## microprocessor
module microprocessor(
  input             clk,
  input             sys_rst,
  input      [15:0] din,
  output     [15:0] dout,
  output     [15:0] imem_addr,
  input      [31:0] imem_data,
  output     [15:0] dmem_addr,
  output            dmem_we,
  input      [15:0] dmem_rdata,
  output            halted
);
reg [31:0] IR;             
reg [15:0] GPR [31:0];     
reg [15:0] SGPR;           
reg [15:0] PC;
reg sign, zero, overflow, carry;
reg jmp_flag;
reg stop;
localparam [2:0] idle            = 3'd0;   
localparam [2:0] fetch_inst      = 3'd1;   
localparam [2:0] dec_exec_inst   = 3'd2;   
localparam [2:0] next_inst       = 3'd3;   
localparam [2:0] sense_halt      = 3'd4;   
reg [2:0] state, next_state;
wire [15:0] src1 = GPR[IR[21:17]];
wire [15:0] src2 = IR[16] ? IR[15:0] : GPR[IR[15:11]];
wire [15:0] rdv  = GPR[IR[26:22]];
wire [16:0] sum     = {1'b0, src1} + {1'b0, src2};
wire [15:0] diff    = src1 - src2;
wire [31:0] mul_res = src1 * src2;
  ...
make LEC_CHECK=0 ABC_AREA=0 CAP_MARGIN=20 CORE_MARGIN=2 CORE_UTILIZATION=72 CTS_CLUSTER_SIZE=24 PLACE_DENSITY_LB_ADDON=0.0 SETUP_SLACK_MARGIN=4.17 SLEW_MARGIN=20 finish   # period 15.0 ns
run.sh (not shown) runs the stock make flow with config.mk's settings and CLKGATE_MAP_FILE=.
The first run ended with an error in 5_1_grt on GRT-0116.
Then changed:
CELL_PAD_IN_SITES_GLOBAL_PLACEMENT = 0   (was not set)
CORE_UTILIZATION = 64   (was 72)
CTS_CLUSTER_DIAMETER = 28   (was not set)
CTS_CLUSTER_SIZE = not set   (was 24)
GPL_ROUTABILITY_DRIVEN = 1   (was not set)
GPL_TIMING_DRIVEN = 1   (was not set)
PLACE_DENSITY_LB_ADDON = not set   (was 0.0)
SETUP_SLACK_MARGIN = not set   (was 4.17)
clock period = 28.9 ns   (was 15.0 ns; I/O delays follow)
Outcome: Now the flow reached the layout checks and failed them: negative setup slack. Area after synthesis does not change. Synthesized cell count does not change. Die size rose by 12%.
Then changed:
ABC_AREA = not set   (was 0)
CELL_PAD_IN_SITES_GLOBAL_PLACEMENT = not set   (was 0)
CORE_UTILIZATION = 58   (was 64)
CTS_CLUSTER_DIAMETER = not set   (was 28)
GPL_ROUTABILITY_DRIVEN = not set   (was 1)
GPL_TIMING_DRIVEN = not set   (was 1)
clock period = 16.3 ns   (was 28.9 ns; I/O delays follow)
After rerunning: The new run reached the layout checks and failed them: negative setup slack. Cell count is higher by 13%. Design area goes up by 7.0%. Global-route usage came out lower by 4.6 points. Setup slack loses 12 ns. Register-to-register slack loses 12 ns. Combinational power goes up by 86%. Total power rises by 68%. Area after synthesis is unchanged. Hold slack is better by 0.0033 ns. Routed wire length drops by 7.0%. Die area went up by 10%.
Then changed:
ABC_AREA = 1   (was not set)
SETUP_SLACK_MARGIN = 4.2   (was not set)
The new run completed and failed the layout checks on negative setup slack.
Die area went up slightly.
Routed wire length grows by a few percent.
Via count goes up by about a fifth.
Hold slack gets better by 0.030 ns.
Final cell count goes up by a quarter to a third.

========
== run A ==
The RTL this note starts from:
==> flow/design.v <==
`timescale 1ns / 1ps
module microprocessor(
  input             clk,
  input             sys_rst,
  input      [15:0] din,
  output     [15:0] dout,
  output     [15:0] imem_addr,
  input      [31:0] imem_data,
  output     [15:0] dmem_addr,
  output            dmem_we,
  input      [15:0] dmem_rdata,
  output            halted
);
reg [31:0] IR;             
reg [15:0] GPR [31:0];     
reg [15:0] SGPR;           
reg [15:0] PC;
reg sign, zero, overflow, carry;
reg jmp_flag;
reg stop;
localparam [2:0] idle            = 3'd0;   
localparam [2:0] fetch_inst      = 3'd1;   
localparam [2:0] dec_exec_inst   = 3'd2;   
localparam [2:0] next_inst       = 3'd3;   
localparam [2:0] sense_halt      = 3'd4;   
reg [2:0] state, next_state;
wire [15:0] src1 = GPR[IR[21:17]];
wire [15:0] src2 = IR[16] ? IR[15:0] : GPR[IR[15:11]];
wire [15:0] rdv  = GPR[IR[26:22]];
wire [16:0] sum     = {1'b0, src1} + {1'b0, src2};
wire [15:0] diff    = src1 - src2;
wire [31:0] mul_res = src1 * src2;
wire [15:0] quot    = (src2 == 16'd0) ? 16'hFFFF : (src1 / src2);
reg        wr_en;
reg [15:0] wr_val;
reg        jmp_n;
reg        stop_n;
always @(*) begin
  wr_en  = 1'b1;
  wr_val = rdv;
  jmp_n  = 1'b0;
  stop_n = 1'b0;
  case (IR[31:27])
    5'b00000 : wr_val = SGPR;
    5'b00001     : wr_val = IR[16] ? IR[15:0] : src1;
    5'b00010     : wr_val = sum[15:0];
    5'b00011     : wr_val = diff;
    5'b00100     : wr_val = mul_res[15:0];
    5'b00101     : wr_val = quot;
    5'b00110     : wr_val = src1 | src2;
    5'b00111    : wr_val = src1 & src2;
    5'b01000    : wr_val = src1 ^ src2;
    5'b01001   : wr_val = src1 ~^ src2;
    5'b01010   : wr_val = ~(src1 & src2);
    5'b01011    : wr_val = ~(src1 | src2);
    5'b01100    : wr_val = IR[16] ? ~IR[15:0] : ~src1;
    5'b01111 : wr_val = dmem_rdata;
    default  : wr_en = 1'b0;
  endcase
  case (IR[31:27])
    5'b10000        : jmp_n = 1'b1;
    5'b10001      : jmp_n = carry;
    5'b10011       : jmp_n = sign;
    5'b10101       : jmp_n = zero;
    5'b10111   : jmp_n = overflow;
    5'b10010    : jmp_n = ~carry;
    5'b10100     : jmp_n = ~sign;
    5'b10110     : jmp_n = ~zero;
    5'b11000 : jmp_n = ~overflow;
    5'b11001        : stop_n = 1'b1;
    default      : ;
  endcase
end
wire [15:0] rd_new = wr_en ? wr_val : rdv;
wire sign_n  = (IR[31:27] == 5'b00100) ? mul_res[31] : rd_new[15];
wire zero_n  = (IR[31:27] == 5'b00100) ? ~(|mul_res) : ~(|rd_new);
wire carry_n = (IR[31:27] == 5'b00010) ? sum[16] : 1'b0;
wire ovf_n   = (IR[31:27] == 5'b00010) ? ((~src1[15] & ~src2[15] & rd_new[15]) | (src1[15] & src2[15] & ~rd_new[15])) :
               (IR[31:27] == 5'b00011) ? ((~src1[15] & src2[15] & rd_new[15]) | (src1[15] & ~src2[15] & ~rd_new[15])) :
               1'b0;
always @(posedge clk) begin
  if (sys_rst)
    state <= idle;
  else
    state <= next_state;
end
always @(*) begin
  case (state)
    idle            : next_state = fetch_inst;
    fetch_inst      : next_state = dec_exec_inst;
    dec_exec_inst   : next_state = next_inst;
    next_inst       : next_state = sense_halt;
    sense_halt      : next_state = stop ? sense_halt : fetch_inst;
    default         : next_state = idle;
  endcase
end
always @(posedge clk) begin
  if (sys_rst) begin
    sign     <= 1'b0;
    zero     <= 1'b0;
    overflow <= 1'b0;
    carry    <= 1'b0;
    jmp_flag <= 1'b0;
    stop     <= 1'b0;
  end else begin
    case (state)
      idle: begin
        IR <= 32'h0;
        PC <= 16'd0;
      end
      fetch_inst: begin
        IR <= imem_data;
      end
      dec_exec_inst: begin
        if (wr_en)
          GPR[IR[26:22]] <= wr_val;
        if (IR[31:27] == 5'b00100)
          SGPR <= mul_res[31:16];
        sign     <= sign_n;
        zero     <= zero_n;
        carry    <= carry_n;
        overflow <= ovf_n;
        jmp_flag <= jmp_n;
        stop     <= stop_n;
      end
      next_inst: begin
        PC <= jmp_flag ? IR[15:0] : PC + 16'd1;
      end
      default: ;
    endcase
  end
end
assign imem_addr = PC;
assign dmem_addr = IR[15:0];
assign dmem_we   = (state == dec_exec_inst) && ((IR[31:27] == 5'b01101) || (IR[31:27] == 5'b01110));
assign dout      = (IR[31:27] == 5'b01110) ? din : src1;
assign halted    = stop;
endmodule
clock: 15.4 ns
lec_check: 0
abc_area: 0
cap_margin: 20
cell_pad_in_sites_global_placement: 1
core_margin: 2
core_utilization: 72
cts_cluster_diameter: 96
cts_cluster_size: 27
gpl_routability_driven: 1
gpl_timing_driven: 1
setup_slack_margin: -1.22
slew_margin: 20
tns_end_percent: 5
Run A terminated abnormally: global routing reported GRT-0116.
[inputs] run B vs run A
Settings: GPL_TIMING_DRIVEN removed (was 1); GPL_ROUTABILITY_DRIVEN removed (was 1); TNS_END_PERCENT removed (was 5); ABC_AREA removed (was 0); CORE_UTILIZATION changed from 72 to 30; CELL_PAD_IN_SITES_GLOBAL_PLACEMENT removed (was 1); CTS_CLUSTER_SIZE removed (was 27); CTS_CLUSTER_DIAMETER removed (was 96); SETUP_SLACK_MARGIN removed (was -1.22); the clock period (ns, I/O delays scaled along) changed from 15.4 to 29.4.
### Flow results
Changes observed in run B relative to run A: number of rows created at floorplan picked up an extra about 55%, total core area has increased, number of buffers added by the clock tree synthesis step increased by 42 relative to the old numbers, final weighted congestion of routability-driven global placement now smaller.
Die extent in y | run B above run A
Worst setup timing slack at the placement stage (run B over run A): increase, 13470 ps
Run B: no failed stages, no open violations at the end
Run A: GRT-0116 in global routing -> run aborted
For run C, these inputs were changed with respect to run B:
Settings: CORE_UTILIZATION: 30 -> 72; TNS_END_PERCENT: unset -> 40; CTS_CLUSTER_SIZE: unset -> 99; PLACE_DENSITY: unset -> 0.38; CORE_ASPECT_RATIO: unset -> 0.5; CTS_CLUSTER_DIAMETER: unset -> 371; the clock period (ns, I/O delays scaled along): 29.4 -> 11.2.
### Flow results
Run B was carried through to the last stage, and its layout satisfied the timing, design-rule and antenna checks. The log for run C ends in global routing with error GRT-0116, so the run never completed. Between run C and run B, the simple logic cell fraction of the synthesized area does not differ in any meaningful way. Between run C and run B, the level count of the clock H-tree is higher for run B. Compared to run B, run C has die outline width about 9% lower. On summed standard-cell area reported by yosys, run C and run B are neck and neck. Per the comparison of run C with run B, cell row count has decreased; die outline area has decreased; placed instance count has decreased. Compared run C vs run B, and core area is down in run C. Starting density of the core | run C above run B. Diff run B -> run C | post-cts sizing count | up by more than 100%.
The inputs of run D differ from those of run C as listed below.
Settings: PLACE_DENSITY removed (was 0.38); CTS_CLUSTER_SIZE removed (was 99); CORE_UTILIZATION changed from 72 to 30; TNS_END_PERCENT removed (was 40); CTS_CLUSTER_DIAMETER removed (was 371); CORE_ASPECT_RATIO removed (was 0.5); the clock period (ns, I/O delays scaled along) changed from 11.2 to 26.2.
Findings:
- Run C did not finish; the tool stopped in global routing with error GRT-0116.
- Run D completed end to end; final checks failed (negative setup slack).
- Run D — setup slack after placement 16250 ps higher, run C as reference
- Of the two candidates, run C has the worse HPWL after detailed placement and run D the better one.
- Run D ended with less last weighted congestion value of the routability-driven placer than run C.
- Per the comparison of run D with run C, number of buffers added for setup after CTS fell 49%, die area rose 140%.
Power and IR drop assume default switching activity.
